<file path="flow/run.sh">
#!/bin/bash
# the make line also repeats each setting of config.mk as NAME=value (left out here)
make -C /OpenROAD-flow-scripts/flow DESIGN_CONFIG=/design/flow/config.mk WORK_HOME=/design/flow/orfs CLKGATE_MAP_FILE= finish
</file>
<file path="flow/config.mk">
export PLATFORM = sky130hd
export DESIGN_NAME = part2
export DESIGN_NICKNAME = part2
export VERILOG_FILES = /design/flow/design.v
export SDC_FILE = /design/flow/constraint.sdc
export NUM_CORES = 4
export LEC_CHECK = 0
export ABC_AREA = 0
export CAP_MARGIN = 20
export CELL_PAD_IN_SITES_DETAIL_PLACEMENT = 2
export CELL_PAD_IN_SITES_GLOBAL_PLACEMENT = 0
export CORE_MARGIN = 2
export CORE_UTILIZATION = 40
export MAX_ROUTING_LAYER = met5
export PLACE_DENSITY_LB_ADDON = 0.05
export SETUP_SLACK_MARGIN = -0.19
export SLEW_MARGIN = 20
</file>
<file path="flow/constraint.sdc">
create_clock -name core_clock -period 3.79 [get_ports {clock}]
set_input_delay 0.7580 -clock core_clock [delete_from_list [all_inputs] [get_ports {clock}]]
set_output_delay 0.7580 -clock core_clock [all_outputs]
set_load 0.01 [all_outputs]
</file>
<file path="flow/design.v">
module part2 (
    clear,
    clock,
    digit,
    digit_valid,
    end_of_line,
    total,
    line_result
);
    input clear;
    input clock;
    input [3:0] digit;
    input digit_valid;
    input end_of_line;
    output [63:0] total;
    output [47:0] line_result;
    wire [63:0] _205;
    wire [47:0] _38;
    wire [43:0] _196;
    wire [47:0] _197;
    wire [47:0] _193;
    wire [47:0] _186;
    wire [47:0] _172;
    wire [47:0] _158;
    wire [47:0] _144;
    wire [47:0] _130;
    wire [47:0] _116;
    wire [47:0] _102;
    wire [47:0] _88;
    wire [47:0] _74;
    wire [47:0] _60;
    wire vdd;
    wire _3;
    wire _5;
    wire [47:0] _49;
    wire [3:0] _7;
    wire [47:0] _45;
    wire _46;
    wire _47;
    wire [47:0] _50;
    wire [47:0] _52;
    wire [47:0] _8;
    reg [47:0] _43;
    wire [47:0] _9;
    wire [95:0] _57;
    wire [47:0] _58;
    wire [47:0] _61;
    wire _62;
    wire _63;
    wire [47:0] _64;
    wire [47:0] _66;
    wire [47:0] _10;
    reg [47:0] _55;
    wire [47:0] _11;
    wire [95:0] _71;
    wire [47:0] _72;
    wire [47:0] _75;
    wire _76;
    wire _77;
    wire [47:0] _78;
    wire [47:0] _80;
    wire [47:0] _12;
    reg [47:0] _69;
    wire [47:0] _13;
    wire [95:0] _85;
    wire [47:0] _86;
    wire [47:0] _89;
    wire _90;
    wire _91;
    wire [47:0] _92;
    wire [47:0] _94;
    wire [47:0] _14;
    reg [47:0] _83;
    wire [47:0] _15;
    wire [95:0] _99;
    wire [47:0] _100;
    wire [47:0] _103;
    wire _104;
    wire _105;
    wire [47:0] _106;
    wire [47:0] _108;
    wire [47:0] _16;
    reg [47:0] _97;
    wire [47:0] _17;
    wire [95:0] _113;
    wire [47:0] _114;
    wire [47:0] _117;
    wire _118;
    wire _119;
    wire [47:0] _120;
    wire [47:0] _122;
    wire [47:0] _18;
    reg [47:0] _111;
    wire [47:0] _19;
    wire [95:0] _127;
    wire [47:0] _128;
    wire [47:0] _131;
    wire _132;
    wire _133;
    wire [47:0] _134;
    wire [47:0] _136;
    wire [47:0] _20;
    reg [47:0] _125;
    wire [47:0] _21;
    wire [95:0] _141;
    wire [47:0] _142;
    wire [47:0] _145;
    wire _146;
    wire _147;
    wire [47:0] _148;
    wire [47:0] _150;
    wire [47:0] _22;
    reg [47:0] _139;
    wire [47:0] _23;
    wire [95:0] _155;
    wire [47:0] _156;
    wire [47:0] _159;
    wire _160;
    wire _161;
    wire [47:0] _162;
    wire [47:0] _164;
    wire [47:0] _24;
    reg [47:0] _153;
    wire [47:0] _25;
    wire [95:0] _169;
    wire [47:0] _170;
    wire [47:0] _173;
    wire _174;
    wire _175;
    wire [47:0] _176;
    wire [47:0] _178;
    wire [47:0] _26;
    reg [47:0] _167;
    wire [47:0] _27;
    wire [95:0] _183;
    wire [47:0] _184;
    wire [47:0] _187;
    wire _188;
    wire _189;
    wire [47:0] _190;
    wire [47:0] _192;
    wire [47:0] _28;
    reg [47:0] _181;
    wire [47:0] _29;
    wire [95:0] _194;
    wire [47:0] _195;
    wire [47:0] _198;
    wire _199;
    wire _31;
    wire _200;
    wire [47:0] _201;
    wire _33;
    wire [47:0] _203;
    wire [47:0] _34;
    reg [47:0] _40;
    wire [15:0] _207;
    wire [63:0] _208;
    wire [63:0] _209;
    wire [63:0] _35;
    reg [63:0] _206;
    assign _205 = 64'b0000000000000000000000000000000000000000000000000000000000000000;
    assign _38 = 48'b000000000000000000000000000000000000000000000000;
    assign _196 = 44'b00000000000000000000000000000000000000000000;
    assign _197 = { _196,
                    _7 };
    assign _193 = 48'b000000000000000000000000000000000000000000001010;
    assign _186 = { _196,
                    _7 };
    assign _172 = { _196,
                    _7 };
    assign _158 = { _196,
                    _7 };
    assign _144 = { _196,
                    _7 };
    assign _130 = { _196,
                    _7 };
    assign _116 = { _196,
                    _7 };
    assign _102 = { _196,
                    _7 };
    assign _88 = { _196,
                   _7 };
    assign _74 = { _196,
                   _7 };
    assign _60 = { _196,
                   _7 };
    assign vdd = 1'b1;
    assign _3 = clear;
    assign _5 = clock;
    assign _49 = { _196,
                   _7 };
    assign _7 = digit;
    assign _45 = { _196,
                   _7 };
    assign _46 = _43 < _45;
    assign _47 = _31 & _46;
    assign _50 = _47 ? _49 : _43;
    assign _52 = _33 ? _38 : _50;
    assign _8 = _52;
    always @(posedge _5) begin
        if (_3)
            _43 <= _38;
        else
            _43 <= _8;
    end
    assign _9 = _43;
    assign _57 = _9 * _193;
    assign _58 = _57[47:0];
    assign _61 = _58 + _60;
    assign _62 = _55 < _61;
    assign _63 = _31 & _62;
    assign _64 = _63 ? _61 : _55;
    assign _66 = _33 ? _38 : _64;
    assign _10 = _66;
    always @(posedge _5) begin
        if (_3)
            _55 <= _38;
        else
            _55 <= _10;
    end
    assign _11 = _55;
    assign _71 = _11 * _193;
    assign _72 = _71[47:0];
    assign _75 = _72 + _74;
    assign _76 = _69 < _75;
    assign _77 = _31 & _76;
    assign _78 = _77 ? _75 : _69;
    assign _80 = _33 ? _38 : _78;
    assign _12 = _80;
    always @(posedge _5) begin
        if (_3)
            _69 <= _38;
        else
            _69 <= _12;
    end
    assign _13 = _69;
    assign _85 = _13 * _193;
    assign _86 = _85[47:0];
    assign _89 = _86 + _88;
    assign _90 = _83 < _89;
    assign _91 = _31 & _90;
    assign _92 = _91 ? _89 : _83;
    assign _94 = _33 ? _38 : _92;
    assign _14 = _94;
    always @(posedge _5) begin
        if (_3)
            _83 <= _38;
        else
            _83 <= _14;
    end
    assign _15 = _83;
    assign _99 = _15 * _193;
    assign _100 = _99[47:0];
    assign _103 = _100 + _102;
    assign _104 = _97 < _103;
    assign _105 = _31 & _104;
    assign _106 = _105 ? _103 : _97;
    assign _108 = _33 ? _38 : _106;
    assign _16 = _108;
    always @(posedge _5) begin
        if (_3)
            _97 <= _38;
        else
            _97 <= _16;
    end
    assign _17 = _97;
    assign _113 = _17 * _193;
    assign _114 = _113[47:0];
    assign _117 = _114 + _116;
    assign _118 = _111 < _117;
    assign _119 = _31 & _118;
    assign _120 = _119 ? _117 : _111;
    assign _122 = _33 ? _38 : _120;
    assign _18 = _122;
    always @(posedge _5) begin
        if (_3)
            _111 <= _38;
        else
            _111 <= _18;
    end
    assign _19 = _111;
    assign _127 = _19 * _193;
    assign _128 = _127[47:0];
    assign _131 = _128 + _130;
    assign _132 = _125 < _131;
    assign _133 = _31 & _132;
    assign _134 = _133 ? _131 : _125;
    assign _136 = _33 ? _38 : _134;
    assign _20 = _136;
    always @(posedge _5) begin
        if (_3)
            _125 <= _38;
        else
            _125 <= _20;
    end
    assign _21 = _125;
    assign _141 = _21 * _193;
    assign _142 = _141[47:0];
    assign _145 = _142 + _144;
    assign _146 = _139 < _145;
    assign _147 = _31 & _146;
    assign _148 = _147 ? _145 : _139;
    assign _150 = _33 ? _38 : _148;
    assign _22 = _150;
    always @(posedge _5) begin
        if (_3)
            _139 <= _38;
        else
            _139 <= _22;
    end
    assign _23 = _139;
    assign _155 = _23 * _193;
    assign _156 = _155[47:0];
    assign _159 = _156 + _158;
    assign _160 = _153 < _159;
    assign _161 = _31 & _160;
    assign _162 = _161 ? _159 : _153;
    assign _164 = _33 ? _38 : _162;
    assign _24 = _164;
    always @(posedge _5) begin
        if (_3)
            _153 <= _38;
        else
            _153 <= _24;
    end
    assign _25 = _153;
    assign _169 = _25 * _193;
    assign _170 = _169[47:0];
    assign _173 = _170 + _172;
    assign _174 = _167 < _173;
    assign _175 = _31 & _174;
    assign _176 = _175 ? _173 : _167;
    assign _178 = _33 ? _38 : _176;
    assign _26 = _178;
    always @(posedge _5) begin
        if (_3)
            _167 <= _38;
        else
            _167 <= _26;
    end
    assign _27 = _167;
    assign _183 = _27 * _193;
    assign _184 = _183[47:0];
    assign _187 = _184 + _186;
    assign _188 = _181 < _187;
    assign _189 = _31 & _188;
    assign _190 = _189 ? _187 : _181;
    assign _192 = _33 ? _38 : _190;
    assign _28 = _192;
    always @(posedge _5) begin
        if (_3)
            _181 <= _38;
        else
            _181 <= _28;
    end
    assign _29 = _181;
    assign _194 = _29 * _193;
    assign _195 = _194[47:0];
    assign _198 = _195 + _197;
    assign _199 = _40 < _198;
    assign _31 = digit_valid;
    assign _200 = _31 & _199;
    assign _201 = _200 ? _198 : _40;
    assign _33 = end_of_line;
    assign _203 = _33 ? _38 : _201;
    assign _34 = _203;
    always @(posedge _5) begin
        if (_3)
            _40 <= _38;
        else
            _40 <= _34;
    end
    assign _207 = 16'b0000000000000000;
    assign _208 = { _207,
                    _40 };
    assign _209 = _206 + _208;
    assign _35 = _209;
    always @(posedge _5) begin
        if (_3)
            _206 <= _205;
        else
            if (_33)
                _206 <= _35;
    end
    assign total = _206;
    assign line_result = _40;
endmodule
</file>
==> flow_summary_export.csv, run 1 <==
group,metric,value,unit
floorplanning,coreArea,130000,µm²
synth,synth-xor-area-share,0.0905,
synth,avgSynthCellArea,7.95,µm²
synth,ys_area,52400,µm²
synth,synth_top_cell_by_area,"ha_1",
floorplanning,rows,132,
synth,mappedNetlistArea,52400,µm²
synth,yosys-top-cells-area,"ha_1 (24%), dfxtp_1 (16%), xnor2_1 (5.1%), a21oi_1 (4.9%), nor2_1 (4.3%)",
floorplanning,die_x,366,µm
place,place.gp.congestion,0.891,
floorplanning,fp_util,0.404,
synth,most_common_cell,"ha_1",
synth,simple_gate_area_frac,0.205,
outcome,lastStage,"3_5_place_dp",
synth,yosys-stat-cells,6594,
synth,syn_inst,6594,
synth,synth_seq_share,0.162,
synth,yosys-top-cells-count,"ha_1 (999), nor2_1 (604), a21oi_1 (515)",
floorplanning,ios,120,
floorplanning,die_h,366,µm
outcome,outcome,"aborted with a tool error",
synth,mux_share,0.0192,
place,port_buffers,119,
synth,fa_ha_area_frac,0.247,
synth,synth.distinct_cells,115,
synth,ys.flops,424,
synth,synth_top_area_share,0.238,
synth,edf_count,0,
floorplanning,die_area,134000,µm²
synth,synthAoiAreaFrac,0.243,
outcome,error,"[ERROR DPL-0033] detailed placement checks failed during check placement.",
synth,ff_type,"dfxtp_1",
synth,synth.logic.top_family,"adder cells",
synth,async_flop_share,0,
synth,yosys_warnings,1,
[stage by stage]
stage | area [µm²] | worst slack [ns] | cells | hold slack, ns | TNS [ns]
global placement | 73600 | -2.57 | 10400 | 0.456 | -699.47
floorplan | 54900 | -2.09 | 6600 | 0.438 | -485.88
==> run 2: changes to the inputs <==
ABC_AREA = unset   (was 0)
CELL_PAD_IN_SITES_DETAIL_PLACEMENT = 0   (was 2)
CELL_PAD_IN_SITES_GLOBAL_PLACEMENT = unset   (was 0)
CORE_UTILIZATION = 57   (was 40)
CTS_CLUSTER_DIAMETER = 61   (was unset)
CTS_CLUSTER_SIZE = 33   (was unset)
MAX_ROUTING_LAYER = met4   (was met5)
MIN_ROUTING_LAYER = met1   (was unset)
PLACE_DENSITY_LB_ADDON = unset   (was 0.05)
SETUP_SLACK_MARGIN = unset   (was -0.19)
TNS_END_PERCENT = 5   (was unset)
clock period = 4.51 ns   (was 3.79 ns; I/O delays follow)
==> flow_summary_export.csv, run 2 <==
group,metric,value,unit
outcome,outcome,"finished with violations",
outcome,violations,"negative setup slack",
power,power.internal,0.0160,W
floorplanning,ios,120,
synth,synth_seq_share,0.162,
global_routing,track_usage,0.374,
worst_setup_path,cp_num_buf_inv,5,
place,place.gp.congestion,1.01,
finish,area_growth,43.9,%
synth,yosys_warnings,1,
flow_run,max_cap_viol_count,0,
place,port_buffers,119,
global_routing,met3_usage,0.0482,
drt,wire_per_inst,18.1,µm
worst_setup_path,critPathKind,"flip-flop to flip-flop",
cts,numClockSinks,424,
synth,mappedNetlistArea,52400,µm²
finish,fill_cells,6031,
power,switching_share,0.430,
worst_setup_path,crit_top_cell,"a21o_1",
final_timing,finalHoldViolCount,0,
global_routing,grt_pass1_vias,58800,
global_routing,overflow,0,
global_routing,grt_pass1_wl,287000,µm
finish,stdcell_count,9917,
drt,via_per_inst,5.92,
final_timing,slew_headroom,0.360,
worst_setup_path,worstRegToRegCells,28,
drt,vias,58700,
finish,logic_area,44600,µm²
final_timing,setup_violations,334,
cts,path_clk_slew,0.07,ns
synth,mux_share,0.0192,
power,p_leak,37.1,nW
min_path,hold_start,"_206[37]",
worst_setup_path,cp_data_arrival_time,6.93,ns
drt,drtIter0Drc,3712,
synth,fa_ha_area_frac,0.247,
synth,synth.logic.top_family,"adder cells",
global_routing,met2_usage,0.654,
final_timing,drv_slew,0,
cts,cts_tree,"built",
min_path,holdPathStages,2,
synth,most_common_cell,"ha_1",
floorplanning,die_h,307,µm
synth,simple_gate_area_frac,0.205,
synth,yosys-top-cells-count,"ha_1 (999), nor2_1 (604), a21oi_1 (515)",
finish,seqCellArea,8530,µm²
power,pg_comb,0.0182,W
power,top_power_group,"combinational logic",
worst_setup_path,start_kind,"flip-flop",
power,power_switching,0.0121,W
power,pg_clk,0.00488,W
power,pwr-share-clk,0.173,
min_path,min_path_type,"flip-flop to flip-flop",
cts,htreeDepth,2,
synth,synth_top_area_share,0.238,
synth,ff_type,"dfxtp_1",
final_timing,tightest_slew,0.958,ns
worst_setup_path,slowest_stage,"or4_4",
worst_setup_path,r2r_end,"_40[14]",
synth,synth_top_cell_by_area,"ha_1",
synth,ys_area,52400,µm²
min_path,whs_endpoint,"_206[37]",
final_timing,finClkSkew,0.0243,ns
floorplanning,coreArea,91400,µm²
power,p_comb_frac,0.647,
worst_setup_path,reg2reg_from,"_181[3]",
synth,syn_inst,6594,
drt,dr.pass1.iters,5,
synth,synth.distinct_cells,115,
worst_setup_path,cp_max_fo,9,
worst_setup_path,critPathRequiredTime,5.09,ns
power,p_per_area,373,nW/µm²
global_routing,grt_max_degree,59,
worst_setup_path,worst_setup_path_end_kind,"flip-flop",
worst_setup_path,worstSetupEndpoint,"_40[14]",
global_routing,antenna_found_initial,2,
place,dp.cells,9719,
floorplanning,fp_util,0.574,
finish,fin_nets,9713,
synth,synth-xor-area-share,0.0905,
worst_setup_path,crit_cells,28,
final_timing,layout_setup_ws,-1.83,ns
global_routing,grt.busiest_layer,"met2",
cts,cts_max_path_buffers,3,
floorplanning,die_area,94400,µm²
final_timing,rsz0062_at_grt,"true",
synth,yosys-stat-cells,6594,
drt,drc_errors,0,
synth,ys.flops,424,
cts,cts_made_buffers,57,
flow_run,tool_warnings,31,
final_timing,fin_crit_sh,1.41,
worst_setup_path,reg2reg_slack,-1.83,ns
synth,avgSynthCellArea,7.95,µm²
cts,cts_hold_buf,0,
floorplanning,rows,111,
synth,edf_count,0,
global_routing,grt_use_met1,0.424,
synth,yosys-top-cells-area,"ha_1 (24%), dfxtp_1 (16%), xnor2_1 (5.1%), a21oi_1 (4.9%), nor2_1 (4.3%)",
final_timing,min_period,6.34,ns
final_timing,max_freq,158,MHz
cts,ctsRootBufferMaster,"clkbuf_16",
power,pwr-share-seq,0.180,
floorplanning,die_x,307,µm
power,ir_drop,0.518,mV
drt,ant_nets,0,
cts,clk_latency,0.69,ns
worst_setup_path,critPathTopFamily,"AND-OR/OR-AND gates",
worst_setup_path,startpoint,"_181[3]",
synth,async_flop_share,0,
final_timing,hold_slack,0.493,ns
place,hpwlAfterDp,135000,µm
power,powerSeq,0.00506,W
worst_setup_path,critical-path-max-stage-delay,0.54,ns
drt,drt_wl_total,180000,µm
synth,synthAoiAreaFrac,0.243,
==> run 2: what timing repair did <==
action / CTS / global route
setup buffers: 65 / 14
pin swaps: 197 / 59
gates resized: 319 / 152
cloned: 12 / 3
hold endpoints to repair: 0 / 0
setup endpoints to repair: 334 / 344
==> run 2: final cells by class <==
class | count | share of cell area
inverter | 194 | 0.00965
tap | 1186 | 0.0197
antenna | 2 | 0.0000663
timing repair buffer | 2282 | 0.240
multi-input combinational | 5724 | 0.591
sequential | 424 | 0.113
clock buffer | 64 | 0.0201
clock inverter | 41 | 0.00645
==> run 2: per-layer routing <==
metal / up-vias / wire length [µm]
met5: - / 0
met4: 0 / 9220
met3: 563 / 8870
met2: 1618 / 88200
met1: 27700 / 73700
li1: 28800 / -
==> run 2: per-stage QoR <==
| stage | power (W) | util | TNS, ns | worst slack, ns | instance area, µm² |
|---|---|---|---|---|---|
| after floorplan | 0.0135 | - | -382.35 | -1.37 | 52800 |
| after global placement | 0.0199 | 0.768 | -541.08 | -1.99 | 70200 |
| after detailed placement | 0.0203 | 0.768 | -573.00 | -2.13 | 70200 |
| after CTS | 0.0270 | 0.816 | -411.29 | -1.64 | 74600 |
| after global routing | 0.0297 | 0.826 | -524.88 | -2.02 | 75400 |
| final | 0.0281 | 0.826 | -432.27 | -1.83 | 75400 |
==> run 3: changes to the inputs <==
ABC_AREA = 1   (was unset)
CAP_MARGIN = 0   (was 20)
CELL_PAD_IN_SITES_DETAIL_PLACEMENT = unset   (was 0)
CORE_UTILIZATION = 72   (was 57)
CTS_CLUSTER_DIAMETER = 372   (was 61)
CTS_CLUSTER_SIZE = 95   (was 33)
HOLD_SLACK_MARGIN = 0.3   (was unset)
MAX_ROUTING_LAYER = unset   (was met4)
MIN_ROUTING_LAYER = unset   (was met1)
PLACE_DENSITY = 0.38   (was unset)
SETUP_SLACK_MARGIN = -0.39   (was unset)
TNS_END_PERCENT = unset   (was 5)
clock period = 3.97 ns   (was 4.51 ns; I/O delays follow)
==> flow_summary_export.csv, run 3 <==
group,metric,value,unit
place,place.gp.congestion,1.11,
outcome,error,"[ERROR DPL-0038] Utilization greater than 100%, impossible to legalize",
synth,synth.distinct_cells,66,
synth,mux_share,0,
synth,synth_top_cell_by_area,"ha_1",
synth,yosys_warnings,1,
place,port_buffers,119,
synth,most_common_cell,"nand2_1",
synth,ff_type,"dfxtp_1",
floorplanning,fp_util,0.726,
synth,ys.flops,424,
synth,yosys-top-cells-count,"nand2_1 (2555), inv_1 (1338), ha_1 (999)",
place,dp.cells,12400,
floorplanning,rows,104,
floorplanning,die_h,289,µm
outcome,outcome,"aborted with a tool error",
synth,fa_ha_area_frac,0.222,
synth,avgSynthCellArea,6.16,µm²
place,hpwlAfterDp,202000,µm
synth,synth_seq_share,0.146,
synth,syn_inst,9464,
synth,synth.logic.top_family,"simple AND/OR/NAND/NOR gates",
synth,synthAoiAreaFrac,0.160,
synth,async_flop_share,0,
synth,synth-xor-area-share,0.0441,
place,pre_cts_slack,-2.28,ns
synth,simple_gate_area_frac,0.332,
synth,yosys-stat-cells,9464,
outcome,lastStage,"4_1_cts",
synth,edf_count,0,
synth,mappedNetlistArea,58300,µm²
floorplanning,coreArea,80300,µm²
floorplanning,ios,120,
synth,ys_area,58300,µm²
synth,yosys-top-cells-area,"ha_1 (21%), nand2_1 (16%), dfxtp_1 (15%), inv_1 (8.6%), a21oi_1 (7.7%)",
floorplanning,die_x,289,µm
floorplanning,die_area,83300,µm²
synth,synth_top_area_share,0.214,
-- run 3: through the flow --
stage	utilization	cell area (µm²)	power (W)	setup TNS, ns
floorplan	-	59000	0.0194	-118.92
global placement	0.936	75100	0.0295	-490.43
detailed placement	0.936	75100	0.0318	-636.82
==> run 4: changes to the inputs <==
ABC_AREA = unset   (was 1)
CAP_MARGIN = 20   (was 0)
CELL_PAD_IN_SITES_DETAIL_PLACEMENT = 0   (was unset)
CORE_UTILIZATION = 57   (was 72)
CTS_CLUSTER_DIAMETER = 61   (was 372)
CTS_CLUSTER_SIZE = 63   (was 95)
HOLD_SLACK_MARGIN = unset   (was 0.3)
MAX_ROUTING_LAYER = met4   (was unset)
MIN_ROUTING_LAYER = met1   (was unset)
PLACE_DENSITY = unset   (was 0.38)
SETUP_SLACK_MARGIN = unset   (was -0.39)
TNS_END_PERCENT = 5   (was unset)
clock period = 5.53 ns   (was 3.97 ns; I/O delays follow)
==> flow_summary_export.csv, run 4 <==
group,metric,value,unit
final_timing,setup_violations,227,
outcome,violations,"negative setup slack",
power,p_total,0.0220,W
global_routing,grt_use_met1,0.415,
synth,ys.flops,424,
floorplanning,coreArea,91400,µm²
worst_setup_path,start_kind,"flip-flop",
synth,fa_ha_area_frac,0.247,
worst_setup_path,worstSetupEndpoint,"_40[4]",
global_routing,overflow,0,
power,p_comb_frac,0.635,
min_path,whs_endpoint,"_181[47]",
synth,ff_type,"dfxtp_1",
global_routing,track_usage,0.353,
worst_setup_path,slowest_stage,"dfxtp_1",
worst_setup_path,critPathRequiredTime,6.11,ns
final_timing,finalHoldViolCount,0,
cts,cts_hold_buf,0,
power,top_power_group,"combinational logic",
synth,synth_top_cell_by_area,"ha_1",
place,hpwlAfterDp,132000,µm
finish,fin_nets,9114,
finish,seqCellArea,8530,µm²
synth,synth.logic.top_family,"adder cells",
floorplanning,die_area,94400,µm²
finish,fill_cells,6615,
cts,cts_tree,"built",
global_routing,grt_pass1_wl,271000,µm
drt,wire_per_inst,18.6,µm
final_timing,max_freq,160,MHz
power,pg_clk,0.00387,W
power,power_switching,0.00958,W
cts,cts_max_path_buffers,3,
drt,dr.pass1.iters,6,
final_timing,tightest_slew,1.12,ns
global_routing,grt_max_degree,124,
synth,async_flop_share,0,
drt,drt_wl_total,173000,µm
final_timing,min_period,6.24,ns
worst_setup_path,cp_max_fo,8,
place,pre_cts_slack,-1.44,ns
worst_setup_path,critPathKind,"flip-flop to flip-flop",
cts,clk_latency,0.69,ns
power,power.internal,0.0124,W
synth,edf_count,0,
synth,mux_share,0.0192,
final_timing,hold_slack,0.475,ns
global_routing,met3_usage,0.0424,
place,place.gp.congestion,0.981,
worst_setup_path,reg2reg_from,"_181[11]",
worst_setup_path,crit_top_cell,"a21o_1",
flow_run,max_cap_viol_count,0,
cts,path_clk_slew,0.07,ns
synth,synth_top_area_share,0.238,
synth,synthAoiAreaFrac,0.243,
global_routing,antenna_found_initial,2,
synth,synth_seq_share,0.162,
drt,drtIter0Drc,3847,
synth,yosys-stat-cells,6594,
power,p_per_area,308,nW/µm²
power,pwr-share-clk,0.176,
cts,ctsRootBufferMaster,"clkbuf_16",
drt,via_per_inst,6.04,
synth,avgSynthCellArea,7.95,µm²
min_path,hold_start,"_181[47]",
worst_setup_path,startpoint,"_181[11]",
synth,mappedNetlistArea,52400,µm²
floorplanning,ios,120,
worst_setup_path,reg2reg_slack,-0.71,ns
worst_setup_path,critical-path-max-stage-delay,0.41,ns
power,powerSeq,0.00415,W
cts,cts_made_buffers,56,
synth,simple_gate_area_frac,0.205,
worst_setup_path,worst_setup_path_end_kind,"flip-flop",
drt,drc_errors,0,
worst_setup_path,worstRegToRegCells,28,
synth,syn_inst,6594,
global_routing,grt_pass1_vias,54600,
final_timing,finClkSkew,0.0333,ns
min_path,min_path_type,"flip-flop to flip-flop",
drt,ant_nets,0,
final_timing,slew_headroom,0.246,
min_path,holdPathStages,2,
place,port_buffers,119,
outcome,outcome,"finished with violations",
floorplanning,die_h,307,µm
drt,vias,56300,
worst_setup_path,critPathTopFamily,"AND-OR/OR-AND gates",
floorplanning,rows,111,
final_timing,fin_crit_sh,1.13,
cts,htreeDepth,2,
finish,area_growth,36.2,%
power,pg_comb,0.0140,W
synth,most_common_cell,"ha_1",
synth,yosys_warnings,1,
worst_setup_path,cp_num_buf_inv,6,
synth,yosys-top-cells-count,"ha_1 (999), nor2_1 (604), a21oi_1 (515)",
synth,ys_area,52400,µm²
finish,stdcell_count,9319,
finish,logic_area,44900,µm²
global_routing,grt.busiest_layer,"met2",
synth,synth.distinct_cells,115,
power,switching_share,0.436,
floorplanning,fp_util,0.574,
cts,numClockSinks,424,
place,dp.cells,9097,
final_timing,drv_slew,0,
power,ir_drop,0.381,mV
worst_setup_path,cp_data_arrival_time,6.82,ns
final_timing,layout_setup_ws,-0.707,ns
global_routing,met2_usage,0.602,
power,pwr-share-seq,0.189,
flow_run,tool_warnings,33,
synth,synth-xor-area-share,0.0905,
final_timing,rsz0062_at_grt,"true",
floorplanning,die_x,307,µm
synth,yosys-top-cells-area,"ha_1 (24%), dfxtp_1 (16%), xnor2_1 (5.1%), a21oi_1 (4.9%), nor2_1 (4.3%)",
power,p_leak,34.3,nW
worst_setup_path,crit_cells,28,
worst_setup_path,r2r_end,"_40[4]",
==> run 4: repair_timing <==
action,CTS,global route
buffers inserted,44,56
resized,229,359
setup endpoints to repair,313,333
pin swaps,112,183
cloned,10,7
==> run 4: through the flow <==
stage,util,instance area [µm²],TNS (ns)
finish,0.781,71400,-91.74
global route,0.781,71400,-181.63
floorplan,-,52700,-89.36
global placement,0.717,65500,-257.73
detailed placement,0.717,65500,-287.81
CTS,0.756,69100,-105.53
==> run 4: final cells by class <==
cell class                      count  share of cell area
Antenna cell                        1           0.0000351
Clock buffer                       59              0.0202
Clock inverter                     47             0.00738
Inverter                          194              0.0102
Multi-Input combinational cell   5724               0.629
Sequential cell                   424               0.119
Tap cell                         1186              0.0208
Timing Repair Buffer             1684               0.192
==> run 4: metal layers <==
layer	up-vias	routed length, µm
li1	27600	-
met1	26700	71500
met2	1570	84600
met3	457	8440
met4	0	8430
met5	-	0
==> run 5: changes to the inputs <==
CAP_MARGIN = 15   (was 20)
CORE_UTILIZATION = 68   (was 57)
CTS_CLUSTER_SIZE = unset   (was 63)
TNS_END_PERCENT = unset   (was 5)
clock period = 6.38 ns   (was 5.53 ns; I/O delays follow)
==> flow_summary_export.csv, run 5 <==
group,metric,value,unit
drt,vias,52800,
finish,seqCellArea,8510,µm²
synth,yosys_warnings,1,
synth,synth_seq_share,0.162,
worst_setup_path,critPathTopFamily,"AND-OR/OR-AND gates",
worst_setup_path,crit_cells,27,
worst_setup_path,crit_top_cell,"a21o_1",
power,power_switching,0.00793,W
power,pwr-share-clk,0.195,
worst_setup_path,worst_setup_path_end_kind,"flip-flop",
global_routing,grt_max_degree,119,
final_timing,finClkSkew,0.0320,ns
synth,yosys-top-cells-area,"ha_1 (24%), dfxtp_1 (16%), xnor2_1 (5.1%), a21oi_1 (4.9%), nor2_1 (4.3%)",
synth,yosys-stat-cells,6594,
power,power.internal,0.00995,W
power,powerSeq,0.00369,W
cts,cts_max_path_buffers,3,
power,pwr-share-seq,0.206,
floorplanning,ios,120,
flow_run,tool_warnings,31,
global_routing,grt_pass1_vias,49600,
worst_setup_path,critPathKind,"flip-flop to flip-flop",
power,switching_share,0.444,
cts,path_clk_slew,0.06,ns
final_timing,rsz0062_at_grt,"true",
drt,drc_errors,0,
finish,stdcell_count,8066,
synth,edf_count,0,
drt,via_per_inst,6.55,
floorplanning,rows,101,
power,top_power_group,"combinational logic",
drt,dr.pass1.iters,6,
worst_setup_path,reg2reg_slack,-0.10,ns
place,port_buffers,119,
floorplanning,die_x,282,µm
global_routing,grt_pass1_wl,247000,µm
worst_setup_path,cp_num_buf_inv,4,
place,place.gp.congestion,1.00,
flow_run,max_cap_viol_count,0,
synth,mappedNetlistArea,52400,µm²
drt,wire_per_inst,19.6,µm
power,p_per_area,291,nW/µm²
final_timing,finalHoldViolCount,0,
synth,synthAoiAreaFrac,0.243,
min_path,holdPathStages,2,
cts,cts_made_buffers,56,
synth,ys_area,52400,µm²
floorplanning,die_area,79300,µm²
cts,clk_latency,0.65,ns
cts,cts_hold_buf,0,
global_routing,track_usage,0.384,
synth,most_common_cell,"ha_1",
outcome,violations,"negative setup slack",
synth,yosys-top-cells-count,"ha_1 (999), nor2_1 (604), a21oi_1 (515)",
worst_setup_path,cp_data_arrival_time,7.01,ns
synth,async_flop_share,0,
final_timing,setup_violations,32,
worst_setup_path,worstSetupEndpoint,"_40[5]",
final_timing,hold_slack,0.486,ns
finish,final_util,0.808,
final_timing,min_period,6.48,ns
worst_setup_path,critical-path-max-stage-delay,0.60,ns
synth,synth_top_area_share,0.238,
synth,ff_type,"dfxtp_1",
synth,syn_inst,6594,
floorplanning,die_h,282,µm
worst_setup_path,startpoint,"_181[4]",
synth,fa_ha_area_frac,0.247,
cts,numClockSinks,424,
place,dp.cells,7904,
worst_setup_path,critPathRequiredTime,6.91,ns
power,p_total,0.0179,W
worst_setup_path,cp_max_fo,7,
drt,ant_nets,0,
synth,mux_share,0.0192,
worst_setup_path,slowest_stage,"or4_4",
synth,synth-xor-area-share,0.0905,
final_timing,fin_crit_sh,1.02,
finish,fill_cells,5292,
finish,area_growth,17.3,%
cts,htreeDepth,2,
worst_setup_path,reg2reg_from,"_181[4]",
worst_setup_path,worstRegToRegCells,27,
place,hpwlAfterDp,118000,µm
synth,synth.logic.top_family,"adder cells",
synth,avgSynthCellArea,7.95,µm²
power,pg_clk,0.00349,W
drt,drt_wl_total,158000,µm
power,p_leak,28.5,nW
synth,synth_top_cell_by_area,"ha_1",
final_timing,slew_headroom,0.210,
worst_setup_path,start_kind,"flip-flop",
worst_setup_path,r2r_end,"_40[5]",
final_timing,max_freq,154,MHz
global_routing,antenna_found_initial,3,
min_path,min_path_type,"flip-flop to flip-flop",
final_timing,tightest_slew,1.17,ns
cts,cts_tree,"built",
floorplanning,coreArea,76100,µm²
drt,drtIter0Drc,4165,
synth,simple_gate_area_frac,0.205,
final_timing,drv_slew,0,
min_path,hold_start,"_181[47]",
finish,logic_area,43800,µm²
synth,ys.flops,424,
power,pg_comb,0.0107,W
power,ir_drop,0.395,mV
synth,synth.distinct_cells,115,
floorplanning,fp_util,0.689,
min_path,whs_endpoint,"_181[47]",
outcome,outcome,"finished with violations",
finish,fin_nets,8016,
cts,ctsRootBufferMaster,"clkbuf_16",
power,p_comb_frac,0.599,
final_timing,layout_setup_ws,-0.100,ns
global_routing,overflow,0,
==> run 5: timing repair <==
| action | 4_1_cts | 5_1_grt |
|---|---|---|
| pin swaps | 15 | 108 |
| cloned | 1 | 8 |
| endpoints found under the hold margin | 0 | 0 |
| resized | 33 | 318 |
| setup endpoints to repair | 137 | 282 |
| setup buffers | 10 | 35 |
==> run 5: layout make-up <==
class | instances | area share
clock inverters | 37 | 0.00802
inverters | 194 | 0.0118
clock buffers | 67 | 0.0246
multi-input cells | 5724 | 0.712
repair buffers | 586 | 0.0837
well taps | 1030 | 0.0210
flip-flops and latches | 424 | 0.138
diodes | 4 | 0.000163
==> run 5: metrics by stage <==
stage	instance area [µm²]	setup slack, ns	setup TNS, ns
2_1_floorplan	52500	0.00737	0
3_3_place_gp	57300	-0.423	-47.94
3_5_place_dp	57300	-0.625	-79.96
4_1_cts	59600	0.00187	0
5_1_grt	61500	-0.568	-29.65
6_report	61500	-0.100	-1.72
==> run 5: routing by layer <==
metal | share of wire | up-vias | wire [µm] | global-route usage
li1 | - | 25400 | - | -
met1 | 0.41 | 24900 | 65100 | 0.450
met2 | 0.48 | 1893 | 75500 | 0.643
met3 | 0.056 | 541 | 8800 | 0.0504
met4 | 0.055 | 0 | 8750 | 0.195
met5 | 0 | - | 0 | -
==> run 6: changes to the inputs <==
CAP_MARGIN = 20   (was 15)
CELL_PAD_IN_SITES_DETAIL_PLACEMENT = unset   (was 0)
CORE_UTILIZATION = 58   (was 68)
CTS_CLUSTER_DIAMETER = unset   (was 61)
MAX_ROUTING_LAYER = unset   (was met4)
MIN_ROUTING_LAYER = unset   (was met1)
clock period = 5.35 ns   (was 6.38 ns; I/O delays follow)
==> flow_summary_export.csv, run 6 <==
group,metric,value,unit
cts,ctsRootBufferMaster,"clkbuf_16",
final_timing,drv_slew,0,
power,powerSeq,0.00430,W
final_timing,finClkSkew,0.0405,ns
global_routing,grt_max_degree,70,
synth,mappedNetlistArea,52400,µm²
worst_setup_path,slowest_stage,"or3_1",
worst_setup_path,r2r_end,"_40[7]",
power,switching_share,0.428,
final_timing,hold_slack,0.480,ns
drt,vias,60400,
synth,fa_ha_area_frac,0.247,
global_routing,track_usage,0.351,
final_timing,slew_headroom,0.246,
global_routing,grt_pass1_wl,277000,µm
drt,dr.pass1.iters,6,
drt,wire_per_inst,20.6,µm
min_path,holdPathStages,2,
power,p_total,0.0262,W
finish,seqCellArea,8560,µm²
cts,clk_latency,0.71,ns
worst_setup_path,startpoint,"_181[7]",
worst_setup_path,worstSetupEndpoint,"_40[7]",
worst_setup_path,reg2reg_slack,-1.13,ns
worst_setup_path,critPathRequiredTime,5.93,ns
global_routing,overflow,0,
min_path,min_path_type,"flip-flop to flip-flop",
power,p_comb_frac,0.679,
floorplanning,coreArea,89700,µm²
worst_setup_path,reg2reg_from,"_181[7]",
final_timing,finalHoldViolCount,0,
synth,syn_inst,6594,
power,power_switching,0.0112,W
outcome,violations,"negative setup slack",
synth,synth.distinct_cells,115,
drt,drc_errors,0,
worst_setup_path,worst_setup_path_end_kind,"flip-flop",
finish,fill_cells,5057,
cts,path_clk_slew,0.07,ns
synth,most_common_cell,"ha_1",
min_path,hold_start,"_181[47]",
synth,yosys_warnings,1,
worst_setup_path,critPathTopFamily,"AND-OR/OR-AND gates",
floorplanning,die_h,305,µm
synth,avgSynthCellArea,7.95,µm²
worst_setup_path,critPathKind,"flip-flop to flip-flop",
synth,synth_top_area_share,0.238,
worst_setup_path,cp_num_buf_inv,6,
floorplanning,die_x,305,µm
final_timing,max_freq,154,MHz
cts,numClockSinks,424,
cts,cts_max_path_buffers,3,
power,pwr-share-clk,0.156,
power,pg_clk,0.00410,W
final_timing,rsz0062_at_grt,"true",
global_routing,grt_pass1_vias,56800,
synth,synth-xor-area-share,0.0905,
synth,yosys-stat-cells,6594,
place,port_buffers,119,
drt,drtIter0Drc,4540,
drt,via_per_inst,6.32,
synth,edf_count,0,
outcome,outcome,"finished with violations",
worst_setup_path,crit_top_cell,"buf_4",
power,p_per_area,340,nW/µm²
worst_setup_path,cp_data_arrival_time,7.07,ns
flow_run,max_cap_viol_count,0,
synth,simple_gate_area_frac,0.205,
worst_setup_path,critical-path-max-stage-delay,0.45,ns
synth,async_flop_share,0,
flow_run,tool_warnings,31,
cts,cts_tree,"built",
synth,synth_seq_share,0.162,
cts,htreeDepth,2,
floorplanning,rows,110,
synth,ys.flops,424,
power,power.internal,0.0150,W
power,pwr-share-seq,0.164,
synth,yosys-top-cells-area,"ha_1 (24%), dfxtp_1 (16%), xnor2_1 (5.1%), a21oi_1 (4.9%), nor2_1 (4.3%)",
floorplanning,fp_util,0.584,
drt,drt_wl_total,197000,µm
worst_setup_path,worstRegToRegCells,28,
power,p_leak,36.4,nW
final_timing,min_period,6.48,ns
synth,synth.logic.top_family,"adder cells",
place,place.gp.congestion,0.921,
final_timing,layout_setup_ws,-1.13,ns
finish,logic_area,47700,µm²
final_timing,setup_violations,290,
synth,yosys-top-cells-count,"ha_1 (999), nor2_1 (604), a21oi_1 (515)",
drt,ant_nets,0,
synth,synth_top_cell_by_area,"ha_1",
finish,fin_nets,9359,
floorplanning,ios,120,
power,ir_drop,0.424,mV
final_timing,fin_crit_sh,1.21,
power,top_power_group,"combinational logic",
global_routing,antenna_found_initial,2,
min_path,whs_endpoint,"_181[47]",
finish,area_growth,46.7,%
synth,mux_share,0.0192,
final_timing,tightest_slew,1.13,ns
worst_setup_path,crit_cells,28,
synth,synthAoiAreaFrac,0.243,
worst_setup_path,cp_max_fo,7,
power,pg_comb,0.0178,W
worst_setup_path,start_kind,"flip-flop",
cts,cts_made_buffers,55,
synth,ys_area,52400,µm²
place,hpwlAfterDp,126000,µm
floorplanning,die_area,92800,µm²
synth,ff_type,"dfxtp_1",
[run 6: through the flow]
stage                     area [µm²]  setup slack [ns]  setup TNS (ns)  utilization  cells
final                          76900             -1.13         -200.36        0.857   9550
after global routing           76900             -1.44         -259.18        0.857   9549
after CTS                      71800            -0.731         -123.53        0.800   9384
after detailed placement       67000             -1.37         -345.87        0.747   9194
after global placement         67000             -1.25         -304.75        0.746   9193
after floorplan                53700            -0.612          -43.05            -   6600
[run 6: layout make-up]
cell class              instances  area share
inverters                     194     0.00950
well taps                    1176      0.0191
repair buffers               1929       0.215
diodes                          1   0.0000325
clock buffers                  78      0.0205
multi-input cells            5725       0.620
clock inverters                23     0.00444
flip-flops and latches        424       0.111
[run 6: layer usage]
metal	GRT usage	wire length, µm
met1	0.424	76300
met3	0.0434	12500
met2	0.632	97100
met4	0.139	11000
met5	0	13
[run 6: timing repair]
action,CTS,global route
setup endpoints to repair,330,333
resized,392,759
hold buffers,0,0
pin swaps,165,320
cloned,21,31
buffers inserted,70,145
==> run 7: changes to the inputs <==
CORE_UTILIZATION = 66   (was 58)
clock period = 5.4 ns   (was 5.35 ns; I/O delays follow)
==> flow_summary_export.csv, run 7 <==
group,metric,value,unit
outcome,outcome,"aborted with a tool error",
outcome,lastStage,"5_1_grt",
outcome,error,"[ERROR GRT-0116] Global routing finished with congestion. Check the congestion regions in the DRC Viewer.",
synth,avgSynthCellArea,7.95,µm²
floorplanning,fp_util,0.665,
cts,cts_made_buffers,52,
synth,synth-xor-area-share,0.0905,
synth,most_common_cell,"ha_1",
floorplanning,die_h,286,µm
floorplanning,die_area,81700,µm²
synth,fa_ha_area_frac,0.247,
synth,mappedNetlistArea,52400,µm²
place,hpwlAfterDp,130000,µm
cts,numClockSinks,424,
synth,yosys-stat-cells,6594,
synth,synth_top_area_share,0.238,
synth,mux_share,0.0192,
place,place.gp.congestion,0.955,
floorplanning,rows,103,
synth,simple_gate_area_frac,0.205,
floorplanning,coreArea,78900,µm²
floorplanning,ios,120,
synth,ys.flops,424,
synth,synth_seq_share,0.162,
synth,ys_area,52400,µm²
global_routing,overflow,45,
synth,yosys-top-cells-area,"ha_1 (24%), dfxtp_1 (16%), xnor2_1 (5.1%), a21oi_1 (4.9%), nor2_1 (4.3%)",
place,pre_cts_slack,-1.51,ns
synth,yosys-top-cells-count,"ha_1 (999), nor2_1 (604), a21oi_1 (515)",
synth,synth.logic.top_family,"adder cells",
cts,cts_max_path_buffers,3,
synth,yosys_warnings,1,
synth,async_flop_share,0,
synth,synth_top_cell_by_area,"ha_1",
floorplanning,die_x,286,µm
global_routing,track_usage,0.789,
synth,synth.distinct_cells,115,
cts,htreeDepth,2,
synth,edf_count,0,
cts,ctsRootBufferMaster,"clkbuf_16",
synth,syn_inst,6594,
synth,synthAoiAreaFrac,0.243,
place,port_buffers,119,
synth,ff_type,"dfxtp_1",
## run 7: layer usage
layer / GRT overflow / global-route usage
met1: 1 / 0.774
met2: 12 / 0.951
met3: 15 / 0.643
met4: 13 / 0.790
met5: 4 / 0.467
## run 7: stage by stage
step / instances / utilization / instance area, µm² / total power [W]
after global placement: 9009 / 0.841 / 66300 / 0.0160
after detailed placement: 9009 / 0.841 / 66300 / 0.0165
after CTS: 9343 / 0.946 / 74600 / 0.0245
after floorplan: 6600 / - / 53600 / 0.0117
## run 7: repair_timing
item / CTS
pin swaps: 356
gates cloned: 37
endpoints found under the setup margin: 332
resized: 886
buffers inserted: 210
hold buffers: 0
==> run 8: changes to the inputs <==
CELL_PAD_IN_SITES_DETAIL_PLACEMENT = 0   (was unset)
CORE_UTILIZATION = 57   (was 66)
CTS_CLUSTER_DIAMETER = 37   (was unset)
MAX_ROUTING_LAYER = met4   (was unset)
MIN_ROUTING_LAYER = met1   (was unset)
clock period = 5.15 ns   (was 5.4 ns; I/O delays follow)
==> flow_summary_export.csv, run 8 <==
group,metric,value,unit
outcome,violations,"negative setup slack",
synth,async_flop_share,0,
global_routing,grt_pass1_vias,61200,
global_routing,grt_pass1_wl,303000,µm
final_timing,rsz0062_at_grt,"true",
floorplanning,die_h,307,µm
final_timing,max_freq,145,MHz
synth,synth.logic.top_family,"adder cells",
power,p_comb_frac,0.615,
cts,ctsRootBufferMaster,"clkbuf_16",
place,port_buffers,119,
finish,area_growth,53.5,%
power,powerSeq,0.00446,W
final_timing,layout_setup_ws,-1.74,ns
global_routing,overflow,0,
synth,fa_ha_area_frac,0.247,
worst_setup_path,crit_cells,26,
min_path,min_path_type,"flip-flop to flip-flop",
floorplanning,fp_util,0.574,
power,pwr-share-clk,0.235,
worst_setup_path,r2r_end,"_139[0]",
synth,ff_type,"dfxtp_1",
finish,fin_nets,9627,
drt,drtIter0Drc,6534,
final_timing,drv_slew,0,
flow_run,tool_warnings,33,
cts,clk_latency,0.75,ns
final_timing,finClkSkew,0.0644,ns
worst_setup_path,start_kind,"flip-flop",
synth,yosys-stat-cells,6594,
final_timing,slew_headroom,0.0942,
synth,synthAoiAreaFrac,0.243,
power,pwr-share-seq,0.150,
worst_setup_path,cp_num_buf_inv,4,
synth,edf_count,0,
power,ir_drop,0.529,mV
worst_setup_path,critical-path-max-stage-delay,0.72,ns
worst_setup_path,worst_setup_path_end_kind,"flip-flop",
floorplanning,ios,120,
drt,ant_nets,0,
synth,ys.flops,424,
worst_setup_path,critPathKind,"flip-flop to flip-flop",
finish,design_area,80400,µm²
place,pre_cts_slack,-1.57,ns
worst_setup_path,startpoint,"_125[3]",
power,p_per_area,369,nW/µm²
final_timing,tightest_slew,1.35,ns
worst_setup_path,cp_max_fo,7,
min_path,holdPathStages,2,
place,place_area,68700,µm²
final_timing,fin_crit_sh,1.34,
global_routing,grt_max_degree,112,
cts,cts_max_path_buffers,3,
synth,synth_top_cell_by_area,"ha_1",
cts,numClockSinks,424,
worst_setup_path,cp_data_arrival_time,7.47,ns
synth,yosys-top-cells-area,"ha_1 (24%), dfxtp_1 (16%), xnor2_1 (5.1%), a21oi_1 (4.9%), nor2_1 (4.3%)",
place,place.gp.congestion,0.938,
cts,cts_hold_buf,0,
worst_setup_path,worstRegToRegCells,26,
synth,avgSynthCellArea,7.95,µm²
drt,drc_errors,0,
cts,cts_tree,"built",
min_path,whs_endpoint,"_181[47]",
final_timing,finalHoldViolCount,0,
power,top_power_group,"combinational logic",
cts,cts_made_buffers,99,
drt,drt_wl_total,221000,µm
drt,via_per_inst,6.55,
worst_setup_path,critPathTopFamily,"AND-OR/OR-AND gates",
synth,mux_share,0.0192,
synth,yosys-top-cells-count,"ha_1 (999), nor2_1 (604), a21oi_1 (515)",
cts,htreeDepth,3,
synth,synth_seq_share,0.162,
drt,dr.pass1.iters,9,
synth,mappedNetlistArea,52400,µm²
cts,path_clk_slew,0.06,ns
drt,vias,64700,
flow_run,max_cap_viol_count,0,
power,p_leak,38.2,nW
outcome,outcome,"finished with violations",
synth,synth_top_area_share,0.238,
place,hpwlAfterDp,126000,µm
synth,most_common_cell,"ha_1",
floorplanning,coreArea,91400,µm²
global_routing,antenna_found_initial,5,
synth,synth.distinct_cells,115,
worst_setup_path,slowest_stage,"a21oi_1",
synth,syn_inst,6594,
floorplanning,rows,111,
final_timing,setup_violations,314,
global_routing,track_usage,0.393,
power,pg_comb,0.0182,W
floorplanning,die_area,94400,µm²
floorplanning,die_x,307,µm
drt,wire_per_inst,22.4,µm
final_timing,tns,-332.59,ns
worst_setup_path,reg2reg_from,"_125[3]",
worst_setup_path,reg2reg_slack,-1.74,ns
power,switching_share,0.415,
synth,simple_gate_area_frac,0.205,
power,power_switching,0.0123,W
final_timing,min_period,6.89,ns
synth,synth-xor-area-share,0.0905,
worst_setup_path,critPathRequiredTime,5.74,ns
power,power.internal,0.0173,W
power,pg_clk,0.00696,W
synth,ys_area,52400,µm²
min_path,hold_start,"_181[47]",
synth,yosys_warnings,1,
worst_setup_path,worstSetupEndpoint,"_139[0]",
==> run 8: through the flow <==
step,util,hold WS (ns),power (W),cells
6_report,0.880,0.470,0.0297,9869
4_1_cts,0.847,0.478,0.0275,9758
3_3_place_gp,0.752,0.465,0.0174,9395
5_1_grt,0.880,0.487,0.0309,9869
2_1_floorplan,-,0.438,0.0123,6600
3_5_place_dp,0.752,0.474,0.0177,9395
==> run 8: repair_timing <==
item,in CTS,in global routing
buffers inserted,148,115
gates cloned,35,15
pin swaps,248,246
resized,655,508
setup endpoints to repair,333,333
==> run 8: layout make-up <==
| class | instances | area (µm²) |
|---|---|---|
| Clock inverter | 48 | 714 |
| Timing Repair Buffer | 2153 | 18100 |
| Antenna cell | 6 | 15.0 |
| Multi-Input combinational cell | 5725 | 47900 |
| Sequential cell | 424 | 8580 |
| Clock buffer | 133 | 2890 |
| Tap cell | 1186 | 1480 |
| Fill cell | 4503 | 10900 |
| Inverter | 194 | 728 |
==> run 8: per-layer routing <==
metal	part of all wire	vias up	track usage
met5	0	-	-
met4	0.078	0	0.179
met3	0.081	1722	0.0486
met2	0.48	3902	0.692
met1	0.36	30300	0.444
li1	-	28700	-
==> run 9: changes to the inputs <==
CAP_MARGIN = 15   (was 20)
CORE_UTILIZATION = 66   (was 57)
CTS_CLUSTER_DIAMETER = 61   (was 37)
SETUP_SLACK_MARGIN = 1.42   (was unset)
TNS_END_PERCENT = 10   (was unset)
clock period = 5.74 ns   (was 5.15 ns; I/O delays follow)
==> flow_summary_export.csv, run 9 <==
group,metric,value,unit
power,p_leak,33.1,nW
finish,fin_nets,8862,
synth,yosys-stat-cells,6594,
worst_setup_path,startpoint,"_125[1]",
synth,fa_ha_area_frac,0.247,
drt,via_per_inst,7.27,
worst_setup_path,worst_setup_path_end_kind,"flip-flop",
power,ir_drop,0.422,mV
global_routing,grt_pass1_wl,307000,µm
floorplanning,coreArea,78900,µm²
final_timing,max_freq,133,MHz
drt,drtIter0Drc,8906,
worst_setup_path,critical-path-max-stage-delay,0.79,ns
drt,wire_per_inst,25.7,µm
floorplanning,fp_util,0.665,
worst_setup_path,start_kind,"flip-flop",
cts,numClockSinks,424,
drt,drc_errors,0,
worst_setup_path,crit_top_cell,"buf_12",
outcome,violations,"max-capacitance violations, max-slew violations, negative setup slack",
synth,avgSynthCellArea,7.95,µm²
floorplanning,die_x,286,µm
final_timing,fin_crit_sh,1.31,
power,pwr-share-clk,0.166,
drt,dr.pass1.iters,22,
final_timing,setup_violations,262,
cts,clk_latency,0.68,ns
synth,synth.distinct_cells,115,
synth,synth-xor-area-share,0.0905,
outcome,outcome,"finished with violations",
min_path,min_path_type,"flip-flop to flip-flop",
power,pg_comb,0.0156,W
finish,logic_area,46200,µm²
synth,synth_seq_share,0.162,
drt,drt_wl_total,230000,µm
synth,simple_gate_area_frac,0.205,
floorplanning,ios,120,
finish,final_util,0.898,
synth,mux_share,0.0192,
final_timing,layout_setup_ws,-1.77,ns
worst_setup_path,critPathRequiredTime,6.24,ns
flow_run,max_cap_viol_count,1,
place,hpwlAfterDp,130000,µm
flow_run,tool_warnings,31,
floorplanning,die_h,286,µm
place,place.gp.congestion,1.00,
drt,vias,65100,
cts,cts_made_buffers,57,
global_routing,grt_max_degree,89,
min_path,holdPathStages,2,
worst_setup_path,critPathTopFamily,"AND-OR/OR-AND gates",
synth,synth.logic.top_family,"adder cells",
worst_setup_path,critPathKind,"flip-flop to flip-flop",
power,p_comb_frac,0.658,
final_timing,min_period,7.51,ns
worst_setup_path,worstSetupEndpoint,"_139[8]",
synth,async_flop_share,0,
worst_setup_path,reg2reg_from,"_125[1]",
power,p_per_area,334,nW/µm²
power,power_switching,0.0108,W
global_routing,grt_pass1_vias,60200,
power,top_power_group,"combinational logic",
finish,seqCellArea,8580,µm²
worst_setup_path,crit_cells,23,
worst_setup_path,r2r_end,"_139[8]",
final_timing,rsz0062_at_grt,"true",
final_timing,drv_slew,2,
cts,cts_tree,"built",
final_timing,tightest_slew,1.58,ns
worst_setup_path,reg2reg_slack,-1.77,ns
synth,ys.flops,424,
power,pg_clk,0.00392,W
cts,ctsRootBufferMaster,"clkbuf_16",
synth,synth_top_area_share,0.238,
power,pwr-share-seq,0.176,
min_path,whs_endpoint,"_181[47]",
synth,yosys-top-cells-count,"ha_1 (999), nor2_1 (604), a21oi_1 (515)",
worst_setup_path,cp_cell_sequence,"ha_4, ha_4, fa_2, a21o_1, a21oi_1, xnor2_1, and3_4, nand3_2, or4b_4, o21ai_0, nand2b_1, ha_1, a2111oi_0, o211ai_1, nor2_1, o31ai_2, a211o_1, a221oi_4, buf_12, buf_12, buf_12, nor2_2, a211oi_2",
synth,yosys-top-cells-area,"ha_1 (24%), dfxtp_1 (16%), xnor2_1 (5.1%), a21oi_1 (4.9%), nor2_1 (4.3%)",
drt,ant_nets,0,
worst_setup_path,cp_num_buf_inv,3,
synth,syn_inst,6594,
global_routing,antenna_found_initial,16,
cts,path_clk_slew,0.07,ns
worst_setup_path,cp_data_arrival_time,8.01,ns
final_timing,slew_headroom,-0.0550,
place,pre_cts_slack,-1.18,ns
floorplanning,rows,103,
cts,cts_max_path_buffers,3,
synth,edf_count,0,
min_path,hold_start,"_181[47]",
finish,fill_cells,3512,
finish,area_growth,35.1,%
final_timing,finClkSkew,0.0412,ns
synth,ys_area,52400,µm²
final_timing,finalHoldViolCount,0,
worst_setup_path,cp_max_fo,7,
synth,most_common_cell,"ha_1",
global_routing,overflow,0,
synth,mappedNetlistArea,52400,µm²
power,switching_share,0.458,
synth,synthAoiAreaFrac,0.243,
floorplanning,die_area,81700,µm²
cts,htreeDepth,2,
synth,ff_type,"dfxtp_1",
place,port_buffers,119,
worst_setup_path,worstRegToRegCells,23,
global_routing,track_usage,0.467,
power,power.internal,0.0128,W
worst_setup_path,slowest_stage,"a2111oi_0",
synth,synth_top_cell_by_area,"ha_1",
synth,yosys_warnings,1,
power,powerSeq,0.00417,W
-- run 9: final cells by class --
cell class	count	share of cell area
Clock buffer	78	0.0227
Tap cell	1050	0.0186
Multi-Input combinational cell	5724	0.653
Inverter	194	0.0104
Antenna cell	25	0.000884
Clock inverter	27	0.00502
Sequential cell	424	0.121
Timing Repair Buffer	1431	0.169
-- run 9: metal layers --
metal	vias to the layer above	GRT usage	part of all wire	wire, µm
li1	27100	-	-	-
met1	29700	0.492	0.33	76000
met2	5626	0.767	0.43	99500
met3	2659	0.108	0.12	28000
met5	-	-	0	0
met4	0	0.345	0.11	26100
-- run 9: timing repair --
action,in CTS,in global routing
hold buffers,0,0
resized,478,445
setup endpoints to repair,355,364
pin swaps,220,245
gates cloned,10,4
setup buffers,102,39
-- run 9: per-stage QoR --
step / cell area, µm² / TNS, ns / instances / power [W] / hold WS (ns)
floorplan: 52700 / -42.20 / 6600 / 0.0106 / 0.433
global placement: 63100 / -199.73 / 8668 / 0.0148 / 0.457
detailed placement: 63100 / -244.78 / 8668 / 0.0152 / 0.455
CTS: 68300 / -44.06 / 8885 / 0.0206 / 0.465
global route: 70800 / -248.22 / 8946 / 0.0245 / 0.495
finish: 70800 / -208.45 / 8953 / 0.0237 / 0.480
==> run 10: changes to the inputs <==
CAP_MARGIN = 20   (was 15)
CELL_PAD_IN_SITES_DETAIL_PLACEMENT = unset   (was 0)
CORE_UTILIZATION = 70   (was 66)
CTS_CLUSTER_DIAMETER = unset   (was 61)
MIN_ROUTING_LAYER = unset   (was met1)
PLACE_DENSITY_LB_ADDON = 0.08   (was unset)
SETUP_SLACK_MARGIN = 1.78   (was 1.42)
TNS_END_PERCENT = unset   (was 10)
clock period = 6.23 ns   (was 5.74 ns; I/O delays follow)
==> flow_summary_export.csv, run 10 <==
group,metric,value,unit
outcome,lastStage,"5_1_grt",
synth,synth_top_cell_by_area,"ha_1",
place,place.gp.congestion,0.964,
synth,async_flop_share,0,
floorplanning,coreArea,74300,µm²
synth,ys.flops,424,
floorplanning,ios,120,
synth,edf_count,0,
cts,numClockSinks,424,
place,hpwlAfterDp,110000,µm
synth,synth.logic.top_family,"adder cells",
synth,synth_seq_share,0.162,
synth,yosys_warnings,1,
floorplanning,die_x,278,µm
synth,syn_inst,6594,
synth,mux_share,0.0192,
place,port_buffers,119,
cts,htreeDepth,2,
synth,most_common_cell,"ha_1",
synth,yosys-top-cells-count,"ha_1 (999), nor2_1 (604), a21oi_1 (515)",
cts,cts_made_buffers,54,
floorplanning,die_h,278,µm
synth,ys_area,52400,µm²
place,dp.cells,7845,
synth,synth-xor-area-share,0.0905,
synth,synth_top_area_share,0.238,
synth,ff_type,"dfxtp_1",
floorplanning,die_area,77100,µm²
cts,cts_max_path_buffers,3,
cts,ctsRootBufferMaster,"clkbuf_16",
floorplanning,rows,100,
place,place_area,58300,µm²
outcome,outcome,"aborted with a tool error",
synth,synthAoiAreaFrac,0.243,
cts,cts_hold_buf,0,
synth,simple_gate_area_frac,0.205,
synth,synth.distinct_cells,115,
synth,yosys-stat-cells,6594,
synth,yosys-top-cells-area,"ha_1 (24%), dfxtp_1 (16%), xnor2_1 (5.1%), a21oi_1 (4.9%), nor2_1 (4.3%)",
synth,avgSynthCellArea,7.95,µm²
synth,mappedNetlistArea,52400,µm²
floorplanning,fp_util,0.705,
synth,fa_ha_area_frac,0.247,
-- run 10: what timing repair did --
item                                    in CTS
buffers inserted                           159
hold endpoints to repair                     0
pin swaps                                  184
resized                                    502
endpoints found under the setup margin     346
gates cloned                                23
-- run 10: stage by stage --
stage	power (W)	util	setup slack, ns
floorplan	0.0102	-	0.189
global placement	0.0128	0.784	-0.532
detailed placement	0.0131	0.784	-0.696
CTS	0.0190	0.864	-0.0462
==> run 11: changes to the inputs <==
CAP_MARGIN = 35   (was 20)
CORE_ASPECT_RATIO = 0.9   (was unset)
CORE_UTILIZATION = 72   (was 70)
CTS_CLUSTER_DIAMETER = 228   (was unset)
CTS_CLUSTER_SIZE = 37   (was unset)
MAX_ROUTING_LAYER = unset   (was met4)
PLACE_DENSITY = 0.67   (was unset)
PLACE_DENSITY_LB_ADDON = unset   (was 0.08)
SETUP_SLACK_MARGIN = unset   (was 1.78)
clock period = 3.92 ns   (was 6.23 ns; I/O delays follow)
==> flow_summary_export.csv, run 11 <==
group,metric,value,unit
outcome,outcome,"aborted with a tool error",
outcome,lastStage,"3_5_place_dp",
outcome,error,"[ERROR DPL-0033] detailed placement checks failed during check placement.",
floorplanning,fp_util,0.730,
synth,avgSynthCellArea,7.95,µm²
floorplanning,coreArea,71800,µm²
synth,fa_ha_area_frac,0.247,
synth,mappedNetlistArea,52400,µm²
synth,synth_top_cell_by_area,"ha_1",
synth,mux_share,0.0192,
place,place.gp.congestion,0.974,
synth,yosys-top-cells-area,"ha_1 (24%), dfxtp_1 (16%), xnor2_1 (5.1%), a21oi_1 (4.9%), nor2_1 (4.3%)",
synth,synth.distinct_cells,115,
synth,ys_area,52400,µm²
synth,simple_gate_area_frac,0.205,
synth,synth_top_area_share,0.238,
synth,most_common_cell,"ha_1",
synth,async_flop_share,0,
synth,yosys-top-cells-count,"ha_1 (999), nor2_1 (604), a21oi_1 (515)",
synth,synth.logic.top_family,"adder cells",
synth,edf_count,0,
synth,ff_type,"dfxtp_1",
synth,yosys_warnings,1,
synth,synth_seq_share,0.162,
floorplanning,die_x,288,µm
synth,yosys-stat-cells,6594,
synth,synthAoiAreaFrac,0.243,
synth,syn_inst,6594,
synth,ys.flops,424,
floorplanning,rows,93,
floorplanning,die_h,260,µm
floorplanning,die_area,75000,µm²
place,port_buffers,119,
floorplanning,ios,120,
synth,synth-xor-area-share,0.0905,
-- run 11: per-stage QoR --
step	total power (W)	worst slack, ns	TNS (ns)
global placement	0.0229	-2.34	-651.48
floorplan	0.0164	-1.96	-442.32
==> run 12: changes to the inputs <==
ABC_AREA = 1   (was unset)
CAP_MARGIN = 20   (was 35)
CORE_ASPECT_RATIO = 0.76   (was 0.9)
CORE_UTILIZATION = 34   (was 72)
CTS_CLUSTER_DIAMETER = 158   (was 228)
CTS_CLUSTER_SIZE = unset   (was 37)
GPL_ROUTABILITY_DRIVEN = 0   (was unset)
PLACE_DENSITY = unset   (was 0.67)
TNS_END_PERCENT = 65   (was unset)
clock period = 5.9 ns   (was 3.92 ns; I/O delays follow)
==> flow_summary_export.csv, run 12 <==
group,metric,value,unit
outcome,outcome,"timing/DRC/antenna clean",
global_routing,grt_max_degree,213,
worst_setup_path,reg2reg_slack,0.32,ns
cts,numClockSinks,424,
synth,syn_inst,9464,
power,powerSeq,0.00434,W
final_timing,setup_violations,0,
final_timing,min_period,5.58,ns
synth,fa_ha_area_frac,0.222,
final_timing,max_freq,179,MHz
floorplanning,die_x,479,µm
drt,dr.pass1.iters,7,
synth,mux_share,0,
power,pwr-share-clk,0.165,
worst_setup_path,start_kind,"flip-flop",
worst_setup_path,startpoint,"_181[23]",
global_routing,grt_pass1_wl,303000,µm
drt,drt_wl_total,189000,µm
power,p_comb_frac,0.631,
final_timing,tns,0,ns
flow_run,max_cap_viol_count,0,
worst_setup_path,critPathRequiredTime,6.47,ns
power,power_switching,0.0108,W
power,top_power_group,"combinational logic",
synth,yosys-stat-cells,9464,
worst_setup_path,crit_cells,25,
power,switching_share,0.507,
finish,area_growth,12.5,%
synth,mappedNetlistArea,58300,µm²
synth,async_flop_share,0,
worst_setup_path,worst_setup_path_end_kind,"flip-flop",
final_timing,slew_headroom,0.331,
power,pg_comb,0.0134,W
place,port_buffers,119,
synth,synthAoiAreaFrac,0.160,
final_timing,drv_slew,0,
power,power.internal,0.0105,W
finish,final_util,0.385,
power,p_total,0.0212,W
cts,cts_hold_buf,0,
worst_setup_path,reg2reg_from,"_181[23]",
power,pwr-share-seq,0.204,
synth,ff_type,"dfxtp_1",
place,place_area,63600,µm²
min_path,hold_start,"_206[61]",
worst_setup_path,cp_data_arrival_time,6.15,ns
cts,cts_max_path_buffers,3,
finish,design_area,65600,µm²
synth,synth.distinct_cells,66,
cts,clk_latency,0.70,ns
finish,fin_nets,10700,
power,p_per_area,324,nW/µm²
final_timing,tightest_slew,1.00,ns
drt,drtIter0Drc,5253,
floorplanning,coreArea,170000,µm²
cts,path_clk_slew,0.06,ns
drt,via_per_inst,5.17,
drt,wire_per_inst,15.7,µm
min_path,whs_endpoint,"_206[61]",
floorplanning,fp_util,0.342,
synth,yosys_warnings,1,
global_routing,overflow,0,
worst_setup_path,cp_max_fo,35,
worst_setup_path,slowest_stage,"a21oi_1",
finish,fill_cells,18200,
final_timing,finClkSkew,0.0588,ns
worst_setup_path,crit_top_cell,"nand2_1",
worst_setup_path,critPathKind,"flip-flop to flip-flop",
cts,ctsRootBufferMaster,"clkbuf_16",
floorplanning,ios,120,
synth,yosys-top-cells-area,"ha_1 (21%), nand2_1 (16%), dfxtp_1 (15%), inv_1 (8.6%), a21oi_1 (7.7%)",
global_routing,grt_pass1_vias,57000,
synth,synth_top_cell_by_area,"ha_1",
synth,synth_top_area_share,0.214,
cts,htreeDepth,2,
synth,synth_seq_share,0.146,
min_path,holdPathStages,2,
power,pg_clk,0.00351,W
synth,synth-xor-area-share,0.0441,
worst_setup_path,critical-path-max-stage-delay,0.50,ns
flow_run,tool_warnings,29,
synth,edf_count,0,
worst_setup_path,r2r_end,"_40[3]",
power,ir_drop,0.368,mV
cts,cts_made_buffers,53,
final_timing,fin_crit_sh,0.946,
synth,avgSynthCellArea,6.16,µm²
worst_setup_path,critPathTopFamily,"simple AND/OR/NAND/NOR gates",
worst_setup_path,cp_num_buf_inv,3,
synth,ys.flops,424,
drt,ant_nets,0,
power,p_leak,33.6,nW
worst_setup_path,worstRegToRegCells,25,
synth,simple_gate_area_frac,0.332,
floorplanning,rows,132,
place,hpwlAfterDp,158000,µm
synth,ys_area,58300,µm²
floorplanning,die_area,175000,µm²
synth,most_common_cell,"nand2_1",
global_routing,antenna_found_initial,3,
global_routing,track_usage,0.210,
synth,synth.logic.top_family,"simple AND/OR/NAND/NOR gates",
floorplanning,die_h,365,µm
worst_setup_path,worstSetupEndpoint,"_40[3]",
drt,drc_errors,0,
min_path,min_path_type,"flip-flop to flip-flop",
synth,yosys-top-cells-count,"nand2_1 (2555), inv_1 (1338), ha_1 (999)",
final_timing,hold_slack,0.484,ns
final_timing,finalHoldViolCount,0,
cts,cts_tree,"built",
drt,vias,62300,
final_timing,rsz0062_at_grt,"true",
==> run 12: layer usage <==
| layer | vias to the layer above | track usage | wire length (µm) |
|---|---|---|---|
| met4 | 2 | 0.0466 | 4050 |
| met1 | 28400 | 0.317 | 96100 |
| met2 | 1857 | 0.305 | 73400 |
| met3 | 195 | 0.0367 | 15100 |
| met5 | - | 0 | 17 |
| li1 | 31800 | - | - |
==> run 12: repair_timing <==
item,in CTS,in global routing
setup endpoints to repair,0,230
buffers inserted,0,3
resized,0,48
==> run 12: layout make-up <==
| cell class | count | area, µm² | area share |
|---|---|---|---|
| sequential | 424 | 8490 | 0.129 |
| clock buffer | 73 | 1480 | 0.0226 |
| clock inverter | 25 | 335 | 0.00511 |
| timing repair buffer | 319 | 2920 | 0.0445 |
| multi-input combinational | 7571 | 44400 | 0.678 |
| inverter | 1346 | 5060 | 0.0772 |
| tap | 2278 | 2850 | 0.0435 |
| antenna | 1 | 2.50 | 0.0000382 |
==> run 12: stage by stage <==
step,worst slack [ns],std cells
after floorplan,0.721,9470
after global placement,-0.238,11900
after detailed placement,-0.465,11900
after CTS,0.195,12000
after global routing,-0.0456,12000
final,0.319,12000
Power is estimated from default activity; no workload was simulated.
